==> branch pepper: inputs <==
==> flow/design.v <==
package cordic_pkg;
    localparam int XY_W = 16;
    localparam int ANGLE_W = 32;
    localparam int MAX_ITER = 32;  
    localparam logic signed [31:0] ANG_PI = 32'sh8000_0000;
    localparam logic signed [31:0] ANG_PI_2 = 32'sh4000_0000;
    localparam logic signed [15:0] KINV_Q15 = 16'sd19898;  
    localparam int KINV_SHIFT = 15;
    localparam real PI = 3.14159265358979323846;
    function automatic logic signed [MAX_ITER-1:0] atan_lut(input int unsigned idx);
        case (idx)
          0: atan_lut = 32'sh2000_0000;
          1: atan_lut = 32'sh12E4_051D;
          2: atan_lut = 32'sh09FB_385B;
          3: atan_lut = 32'sh0511_11D4;
          4: atan_lut = 32'sh028B_0D43;
          5: atan_lut = 32'sh0145_77E1;
          6: atan_lut = 32'sh00A2_EC1E;
          7: atan_lut = 32'sh0051_F155;
          8: atan_lut = 32'sh0028_F953;
          9: atan_lut = 32'sh0014_7E6E;
          10: atan_lut = 32'sh000A_7CC8;
          11: atan_lut = 32'sh0005_3E64;
          12: atan_lut = 32'sh0002_9F32;
          13: atan_lut = 32'sh0001_4F99;
          14: atan_lut = 32'sh0000_A7CC;
          15: atan_lut = 32'sh0000_53E6;
          default: atan_lut = 32'sd0;
        endcase
    endfunction
endpackage
module cordic_stage #(
    parameter int XYI = 19,
    parameter int ANGLE_W = 32,
    parameter int I = 0,
    parameter logic MODE = 1'b0  
)(
    input logic clk,
    input logic rst_n,
    input logic ce,
    input logic signed [XYI:0] x_in,
    input logic signed [XYI:0] y_in,
    input logic signed [ANGLE_W-1:0] z_in,
    output logic signed [XYI:0] x_out,
    output logic signed [XYI:0] y_out,
    output logic signed [ANGLE_W-1:0] z_out
);
    typedef enum logic {MODE_ROT = 1'b0, MODE_VEC = 1'b1} cordic_mode_e;
    logic signed [XYI:0] x_shr;
    logic signed [XYI:0] y_shr;
    logic signed [ANGLE_W-1:0] atan_i;
    logic dir;
    always_comb begin
        x_shr = x_in >>> I;
        y_shr = y_in >>> I;
        atan_i = $signed(cordic_pkg::atan_lut(I));
        dir = (MODE == MODE_ROT) ? z_in[ANGLE_W-1] : y_in[XYI];
    end
    always_ff @(posedge clk or negedge rst_n) begin
        if (!rst_n) begin
            x_out <= '0;
            y_out <= '0;
            z_out <= '0;
        end else if (ce) begin
            if (MODE == MODE_ROT) begin
                x_out <= dir ? (x_in + y_shr) : (x_in - y_shr);
                y_out <= dir ? (y_in - x_shr) : (y_in + x_shr);
                z_out <= dir ? (z_in + atan_i) : (z_in - atan_i);
            end else begin
                x_out <= dir ? (x_in - y_shr) : (x_in + y_shr);
                y_out <= dir ? (y_in + x_shr) : (y_in - x_shr);
                z_out <= dir ? (z_in - atan_i) : (z_in + atan_i);
            end
        end
      end
endmodule
module cordic_preproc #(
  parameter int XY_W = 16,
  parameter int XYI = 19,
  parameter int ANGLE_W = 32
)(
  input logic clk,
  input logic rst_n,
  input logic ce,
  input logic load,
  input logic signed [XY_W-1:0] x_in,
  input logic signed [XY_W-1:0] y_in,
  input logic [ANGLE_W-1:0] angle_in,
  output logic signed [XYI:0] x0,
  output logic signed [XYI:0] y0,
  output logic signed [ANGLE_W-1:0] z0
);
  logic signed [ANGLE_W-1:0] ang_s;
  logic [1:0] quadrant;
  logic signed [XYI:0] x_ext, y_ext;
  always_comb begin
    ang_s = $signed(angle_in);
    quadrant = ang_s[ANGLE_W-1 -: 2];
    x_ext = {{(XYI-XY_W+1){x_in[XY_W-1]}}, x_in};
    y_ext = {{(XYI-XY_W+1){y_in[XY_W-1]}}, y_in};
  end
  always_ff @(posedge clk or negedge rst_n) begin
    if (!rst_n) begin
      x0 <= '0;
      y0 <= '0;
      z0 <= '0;
    end else if (ce) begin
      if (load) begin
        unique case (quadrant)
          2'b00, 2'b11: begin
            x0 <= x_ext;
            y0 <= y_ext;
            z0 <= ang_s;
          end
          2'b01: begin
            x0 <= -y_ext;
            y0 <= x_ext;
            z0 <= ang_s - $signed(cordic_pkg::ANG_PI_2);
          end
          2'b10: begin
            x0 <= y_ext;
            y0 <= -x_ext;
            z0 <= ang_s + $signed(cordic_pkg::ANG_PI_2);
          end
        endcase
      end
    end
  end
endmodule
module cordic_rotator #(
    parameter int XY_W = 16,
    parameter int ANGLE_W = 32,
    parameter int ITER = 16,
    parameter int GUARD = 3,
    parameter int GAIN_COMP = 0
)(
    input logic clk,
    input logic rst_n,
    input logic in_valid,
    output logic in_ready,
    input logic signed [XY_W-1:0] x_start,
    input logic signed [XY_W-1:0] y_start,
    input logic signed [ANGLE_W-1:0] angle,
    output logic out_valid,
    input logic out_ready,
    output logic signed [XY_W-1:0] cosine,
    output logic signed [XY_W-1:0] sine
);
    logic stall;
    logic accept;
    assign stall = out_valid && !out_ready;
    assign in_ready = !stall;
    assign accept = in_valid && in_ready;
    logic [ITER:0] vld;
    always_ff @(posedge clk or negedge rst_n) begin
        if (!rst_n) begin
            vld <= '0;
        end else if (!stall) begin
            vld <= {vld[ITER-1:0], accept};
        end
    end
    assign out_valid = vld[ITER];
    localparam int XYI = XY_W + GUARD;
    logic signed [XYI:0] x0;
    logic signed [XYI:0] y0;
    logic signed [ANGLE_W-1:0] z0;
    cordic_preproc #(
        .XY_W(XY_W),
        .XYI(XYI),
        .ANGLE_W(ANGLE_W)
    ) u_preproc (
        .clk(clk),
        .rst_n(rst_n),
        .ce(!stall),
        .load(accept),
        .x_in(x_start),
        .y_in(y_start),
        .angle_in(angle),
        .x0(x0),
        .y0(y0),
        .z0(z0)
    );
    logic signed [XYI:0] x_pipe [0:ITER];
    logic signed [XYI:0] y_pipe [0:ITER];
    logic signed [ANGLE_W-1:0] z_pipe [0:ITER];
    assign x_pipe[0] = x0;
    assign y_pipe[0] = y0;
    assign z_pipe[0] = z0;
    genvar i;
    generate
        for (i = 0; i < ITER; i++) begin : STG
            cordic_stage #(
                .XYI(XYI),
                .ANGLE_W(ANGLE_W),
                .I(i),
                .MODE(1'b0) 
            ) u_stage (
                .clk(clk),
                .rst_n(rst_n),
                .ce(!stall),
                .x_in(x_pipe[i]),
                .y_in(y_pipe[i]),
                .z_in(z_pipe[i]),
                .x_out(x_pipe[i+1]),
                .y_out(y_pipe[i+1]),
                .z_out(z_pipe[i+1])
            );
         end
    endgenerate
    logic signed [XYI:0] cos_raw, sin_raw;
    assign cos_raw = x_pipe[ITER];
    assign sin_raw = y_pipe[ITER];
    localparam int MULT_W = (XYI+1) + 16;
    logic signed [MULT_W-1:0] cos_prod, sin_prod;
    logic signed [XYI:0] cos_sc, sin_sc;
    always_comb begin
        cos_prod = $signed(cos_raw) * $signed(cordic_pkg::KINV_Q15);
        sin_prod = $signed(sin_raw) * $signed(cordic_pkg::KINV_Q15);
        cos_sc = $signed(cos_prod >>> cordic_pkg::KINV_SHIFT);
        sin_sc = $signed(sin_prod >>> cordic_pkg::KINV_SHIFT);
    end
    logic signed [XYI:0] cos_sel, sin_sel;
    always_comb begin
      if (GAIN_COMP) begin
        cos_sel = cos_sc;
        sin_sel = sin_sc;
      end else begin
        cos_sel = cos_raw;
        sin_sel = sin_raw;
      end
    end
    assign cosine = cos_sel[XY_W-1:0];
    assign sine = sin_sel[XY_W-1:0];
endmodule
module cordic_rot_top (
    input logic clk,
    input logic rst_n,
    input logic in_valid,
    output logic in_ready,
    input logic signed [15:0] x_start,
    input logic signed [15:0] y_start,
    input logic signed [31:0] angle,
    output logic out_valid,
    input logic out_ready,
    output logic signed [15:0] cosine,
    output logic signed [15:0] sine
);
    cordic_rotator #(
        .XY_W(16),
        .ANGLE_W(32),
        .ITER(16),
        .GUARD(3),
        .GAIN_COMP(1)
    ) u_rot (
        .clk(clk),
        .rst_n(rst_n),
        .in_valid(in_valid),
        .in_ready(in_ready),
        .x_start(x_start),
        .y_start(y_start),
        .angle(angle),
        .out_valid(out_valid),
        .out_ready(out_ready),
        .cosine(cosine),
        .sine(sine)
    );
endmodule
==> flow/run.sh <==
#!/bin/bash
# the make line also repeats each setting of config.mk as NAME=value (left out here)
make -C /OpenROAD-flow-scripts/flow DESIGN_CONFIG=/design/flow/config.mk WORK_HOME=/design/flow/orfs CLKGATE_MAP_FILE= finish
==> flow/config.mk <==
export PLATFORM = sky130hd
export DESIGN_NAME = cordic_rot_top
export DESIGN_NICKNAME = cordic_rot_top
export VERILOG_FILES = /design/flow/design.v
export SDC_FILE = /design/flow/constraint.sdc
export NUM_CORES = 4
export LEC_CHECK = 0
export CAP_MARGIN = 15
export CORE_MARGIN = 2
export CORE_UTILIZATION = 72
export CTS_CLUSTER_DIAMETER = 27
export CTS_CLUSTER_SIZE = 43
export HOLD_SLACK_MARGIN = -0.05
export SETUP_SLACK_MARGIN = 2.05
export SLEW_MARGIN = 20
==> flow/constraint.sdc <==
create_clock -name core_clock -period 7.06 [get_ports {clk}]
set_input_delay 1.4120 -clock core_clock [delete_from_list [all_inputs] [get_ports {clk}]]
set_output_delay 1.4120 -clock core_clock [all_outputs]
set_load 0.01 [all_outputs]
==> branch willow (differences from branch pepper) <==
==> flow/config.mk (replaced) <==
export PLATFORM = sky130hd
export DESIGN_NAME = cordic_rot_top
export DESIGN_NICKNAME = cordic_rot_top
export VERILOG_FILES = /design/flow/design.v
export SDC_FILE = /design/flow/constraint.sdc
export NUM_CORES = 4
export LEC_CHECK = 0
export CAP_MARGIN = 20
export CORE_MARGIN = 2
export CORE_UTILIZATION = 40
export SLEW_MARGIN = 20
==> flow/constraint.sdc (replaced) <==
create_clock -name core_clock -period 8.5 [get_ports {clk}]
set_input_delay 1.7000 -clock core_clock [delete_from_list [all_inputs] [get_ports {clk}]]
set_output_delay 1.7000 -clock core_clock [all_outputs]
set_load 0.01 [all_outputs]
==> branch xenon (differences from branch pepper) <==
==> flow/config.mk (replaced) <==
export PLATFORM = sky130hd
export DESIGN_NAME = cordic_rot_top
export DESIGN_NICKNAME = cordic_rot_top
export VERILOG_FILES = /design/flow/design.v
export SDC_FILE = /design/flow/constraint.sdc
export NUM_CORES = 4
export LEC_CHECK = 0
export ABC_AREA = 1
export CAP_MARGIN = 20
export CORE_ASPECT_RATIO = 1.41
export CORE_MARGIN = 2
export CORE_UTILIZATION = 40
export CTS_CLUSTER_DIAMETER = 68
export GPL_TIMING_DRIVEN = 0
export MAX_ROUTING_LAYER = met5
export SLEW_MARGIN = 30
==> flow/constraint.sdc (replaced) <==
create_clock -name core_clock -period 8.5 [get_ports {clk}]
set_input_delay 1.7000 -clock core_clock [delete_from_list [all_inputs] [get_ports {clk}]]
set_output_delay 1.7000 -clock core_clock [all_outputs]
set_load 0.01 [all_outputs]
==> branch juniper (differences from branch pepper) <==
==> flow/config.mk (replaced) <==
export PLATFORM = sky130hd
export DESIGN_NAME = cordic_rot_top
export DESIGN_NICKNAME = cordic_rot_top
export VERILOG_FILES = /design/flow/design.v
export SDC_FILE = /design/flow/constraint.sdc
export NUM_CORES = 4
export LEC_CHECK = 0
export ABC_AREA = 1
export CAP_MARGIN = 5
export CELL_PAD_IN_SITES_GLOBAL_PLACEMENT = 1
export CORE_MARGIN = 2
export CORE_UTILIZATION = 40
export CTS_CLUSTER_DIAMETER = 50
export GPL_TIMING_DRIVEN = 0
export MAX_ROUTING_LAYER = met5
export MIN_ROUTING_LAYER = met1
export SETUP_SLACK_MARGIN = -0.36
export SLEW_MARGIN = 20
==> flow/constraint.sdc (replaced) <==
create_clock -name core_clock -period 14.0 [get_ports {clk}]
set_input_delay 2.8000 -clock core_clock [delete_from_list [all_inputs] [get_ports {clk}]]
set_output_delay 2.8000 -clock core_clock [all_outputs]
set_load 0.01 [all_outputs]
==> notes <==
In flip-flop count, branch juniper and branch xenon do not differ. Branch juniper passed the timing, DRC and antenna checks. Branch willow finished with timing, DRC and antenna clean. Branch pepper ran to the end with violations: setup timing. Branch xenon went through all stages and came out clean. The highest first-iteration DRC count belongs to branch juniper, the lowest to branch willow. Register-to-register slack: branch juniper > branch xenon > branch willow > branch pepper. In synthesized cell count, branch willow and branch pepper do not differ. Between branch pepper and branch xenon, the lower area after synthesis is in branch pepper (gap 15%, measured against branch xenon). Non-clock buffer count, lowest first: branch willow, branch pepper, branch juniper, branch xenon. In branch willow the clock skew is lower than in branch xenon, by 13 ps.
